build 21:
==> flow/design.v (excerpt) <==
module s_axil_register # (
    parameter   S_AXI_ADDR_WIDTH = 6,
                S_AXI_DATA_WIDTH = 32
)
(   
    input                                   ACLK    ,
    input                                   ARESET  ,
    input   [S_AXI_ADDR_WIDTH-1 : 0]        AWADDR  ,
    input                                   AWVALID ,
    output                                  AWREADY ,
    input   [S_AXI_DATA_WIDTH-1 : 0]        WDATA   ,
    input                                   WVALID  ,
    output                                  WREADY  ,
    input   [S_AXI_DATA_WIDTH/8-1 : 0]      WSTRB   ,
    output  [1 : 0]                         BRESP   ,
    output                                  BVALID  ,
    input                                   BREADY  ,
    input   [S_AXI_ADDR_WIDTH-1 : 0]        ARADDR  ,
    input                                   ARVALID ,
    output                                  ARREADY ,
    output  [S_AXI_DATA_WIDTH-1 : 0]        RDATA   ,
    output  [1 : 0]                         RRESP   ,
    output                                  RVALID  ,
    input                                   RREADY
);
Size in the first run: about 2700 cells after synthesis, ~610 flip-flops, roughly 96 I/O pins, ~24000 um2 of cells after synthesis.
make LEC_CHECK=0 CAP_MARGIN=20 CORE_MARGIN=2 CORE_UTILIZATION=72 CTS_CLUSTER_SIZE=14 SLEW_MARGIN=20 finish   # period 2.15 ns
run.sh (not shown) runs the stock make flow with config.mk's settings and CLKGATE_MAP_FILE=.
Build 21 had finished all stages when the layout checks came back failing, citing setup timing.
For build 75, these inputs were changed with respect to build 21:
- setting PLACE_DENSITY_LB_ADDON to 0.02 for the first time
- changing CORE_UTILIZATION from 72 to 40
- setting CORE_ASPECT_RATIO to 1.52 for the first time
- removing CTS_CLUSTER_SIZE (formerly 14)
- setting GPL_TIMING_DRIVEN to 0 for the first time
- setting CTS_CLUSTER_DIAMETER to 170 for the first time
- changing the clock period (ns, I/O delays scaled along) from 2.15 to 2.3
--- outcome ---
| via count | build 21 vs build 75 | ≈ equal |
Final non-filler cell area: build 75 vs build 21 up 1.6%
[compare] base=build 21 new=build 75: area of the die climbed 78%, worst supply voltage drop on vdd now sits lower, post-CTS setup repair buffer count went up.
Build 75 completed end to end; final checks failed (setup timing).
Modified inputs, build 69 compared to build 75
- putting PLACE_DENSITY at 0.6 where nothing was set
- clearing PLACE_DENSITY_LB_ADDON, which used to be 0.02
- clearing GPL_TIMING_DRIVEN, which used to be 0
- clearing CORE_ASPECT_RATIO, which used to be 1.52
- clearing CTS_CLUSTER_DIAMETER, which used to be 170
- swapping 2.3 for 3.5 in the clock period (ns, I/O delays scaled along)
Results
- Build 69 completed end to end with timing, DRC and antenna clean.
- Looking at critical-path cell with the highest stage delay, the dfxtp_1 result is from build 69; the clkbuf_1 one comes from build 75.
- Final weighted congestion in routability-driven placement for build 69: about 4.4% down relative to build 75
- Half-perimeter wire length after detailed placement delta for build 69 relative to build 75: about 33% lower
- Routed wire in build 69 totals less than in build 75.
- Fraction of power spent switching nets (lower): build 69
- Of the two values seen for type of the worst setup path, input pin to flip-flop was produced by build 75 and flip-flop to flip-flop by build 69.
- The more densely filled core belongs to build 75, not build 69.
- Build 69 vs build 75: length of routed met2 wiring down
- Relative to build 75, post-route cell area has gone down in build 69.
- Build 69 against build 75; sum of met3 wire segment lengths after detailed routing is down by more than a quarter.
- The higher relative area of clock buffers and inverters in the final design of build 75 and build 69 is in build 69.
- Non-clock buffer count (build 75 / build 69): 2.4
- Side by side, sequential group power turned out lower in build 69 than in build 75.
[inputs] build 20 vs build 69
- the clock period (ns, I/O delays scaled along) changed from 3.5 to 2.96
Between build 69 and build 20, power dissipated in the clock network is lower for build 69, build 20 comes in above that. The part of the power in registers reported for build 20 is smaller than that of build 69 by 0.6 points. Run comparison: build 69 end point of the critical path r_reg[6]$_SDFFE_PP0P_; build 20 end point of the critical path r_reg[18]$_SDFFE_PP0P_. On worst voltage drop across the vdd grid: between build 69 and build 20, it ends up lower for build 69. Relative to build 69, the final cell count of build 20 is higher by about 0.6%. Switching part of the total power, build 69 and build 20, higher one = build 69.
Changes in build 16 relative to build 20:
- swapping 40 for 66 in CORE_UTILIZATION
- swapping 2.96 for 2.1 in the clock period (ns, I/O delays scaled along)
Results
No crash in build 16: every stage finished, but the layout fails its final checks due to setup timing.
Sequential share of layout area ends up higher on build 20.
Diff build 16 and build 20: final wirelength lower in build 16
Build 16: total power is about 40% higher than what build 20 reported.

========
Setup of v33:
Starting RTL as in the previous note.
Settings: LEC_CHECK=0, CAP_MARGIN=20, CORE_ASPECT_RATIO=1.52, CORE_MARGIN=2, CORE_UTILIZATION=50, CTS_CLUSTER_DIAMETER=170, GPL_ROUTABILITY_DRIVEN=0, GPL_TIMING_DRIVEN=0, HOLD_SLACK_MARGIN=0.18, PLACE_DENSITY_LB_ADDON=0.02, SLEW_MARGIN=30; clock period 2.34 ns.
Completing all stages was not enough for v33: its layout failed the final checks because of setup timing.
[inputs] v26 vs v33
- SETUP_SLACK_MARGIN: unset -> 0.8
- CORE_ASPECT_RATIO: 1.52 -> unset
- CTS_CLUSTER_DIAMETER: 170 -> unset
- HOLD_SLACK_MARGIN: 0.18 -> unset
- SLEW_MARGIN: 30 -> 20
- MAX_ROUTING_LAYER: unset -> met4
- PLACE_DENSITY_LB_ADDON: 0.02 -> 0.01
- GPL_TIMING_DRIVEN: 0 -> unset
- GPL_ROUTABILITY_DRIVEN: 0 -> unset
- CORE_UTILIZATION: 50 -> 72
- the clock period (ns, I/O delays scaled along): 2.34 -> 2.69
--- outcome ---
Summary: with v33 as the reference, number of input and output port buffers inserted in v26 moved up by a little under 10%. Status(v26) = ERROR, stage = 5_1_grt. Higher post-place instance area among v26 and v33: v33. Chip width (v26 vs. v33) increases by a few percent. In the tables for v26 and v33, chip height reads lower with v26.
Edits applied to the flow inputs when going from v26 to v42:
- a deleted SETUP_SLACK_MARGIN that had been 0.8
- an added TNS_END_PERCENT of 5
- an added CTS_CLUSTER_SIZE of 100
- an added PLACE_DENSITY of 0.41
- a deleted MAX_ROUTING_LAYER that had been met4
- an added CTS_CLUSTER_DIAMETER of 364
- a deleted PLACE_DENSITY_LB_ADDON that had been 0.01
- an added ABC_AREA of 1
- a change of the clock period (ns, I/O delays scaled along) from 2.69 to 1.64
Notes after the runs:
Status(v42) = ERROR, stage = 5_1_grt
From v26 to v42 the numbers moved as follows: chip area in the Yosys report climbed about 9%; die area climbed 3100 um2; synthesized cell count climbed 43%; number of buffers added by the clock tree synthesis step dropped 46; mean area per synthesized cell dropped 2.1 um2.
On compound-gate portion of the synthesized area: between v42 and v26, it ends up higher for v26.
The following lists how v7 was set up differently from v42:
- a change of TNS_END_PERCENT from 5 to 35
- a change of CTS_CLUSTER_SIZE from 100 to 32
- an added PLACE_DENSITY_LB_ADDON of 0.03
- a change of CTS_CLUSTER_DIAMETER from 364 to 360
- an added SETUP_SLACK_MARGIN of 0.56
- an added CELL_PAD_IN_SITES_GLOBAL_PLACEMENT of 0
- a change of ABC_AREA from 1 to 0
- an added MAX_ROUTING_LAYER of met4
- a deleted PLACE_DENSITY that had been 0.41
- a change of the clock period (ns, I/O delays scaled along) from 1.64 to 1.96
==> comparison <==
In the summary table, v42 is marked failed, with error GRT-0232 raised in 5_1_grt.
What ended v7 was a tool error in 5_1_grt; the run never finished.
v7 has synthesized cell count below what v42 had.
v7 against v42: number of clock buffers inserted by TritonCTS now sits higher; post-place instance area now sits lower; synthesized area now sits lower; post-synthesis share of cell area spent on and, or, nand and nor gates now sits lower; average cell area after synthesis now sits higher.
Diff v42 -> v7 | total number of placement rows | decrease of 2
Power and IR drop assume default switching activity.
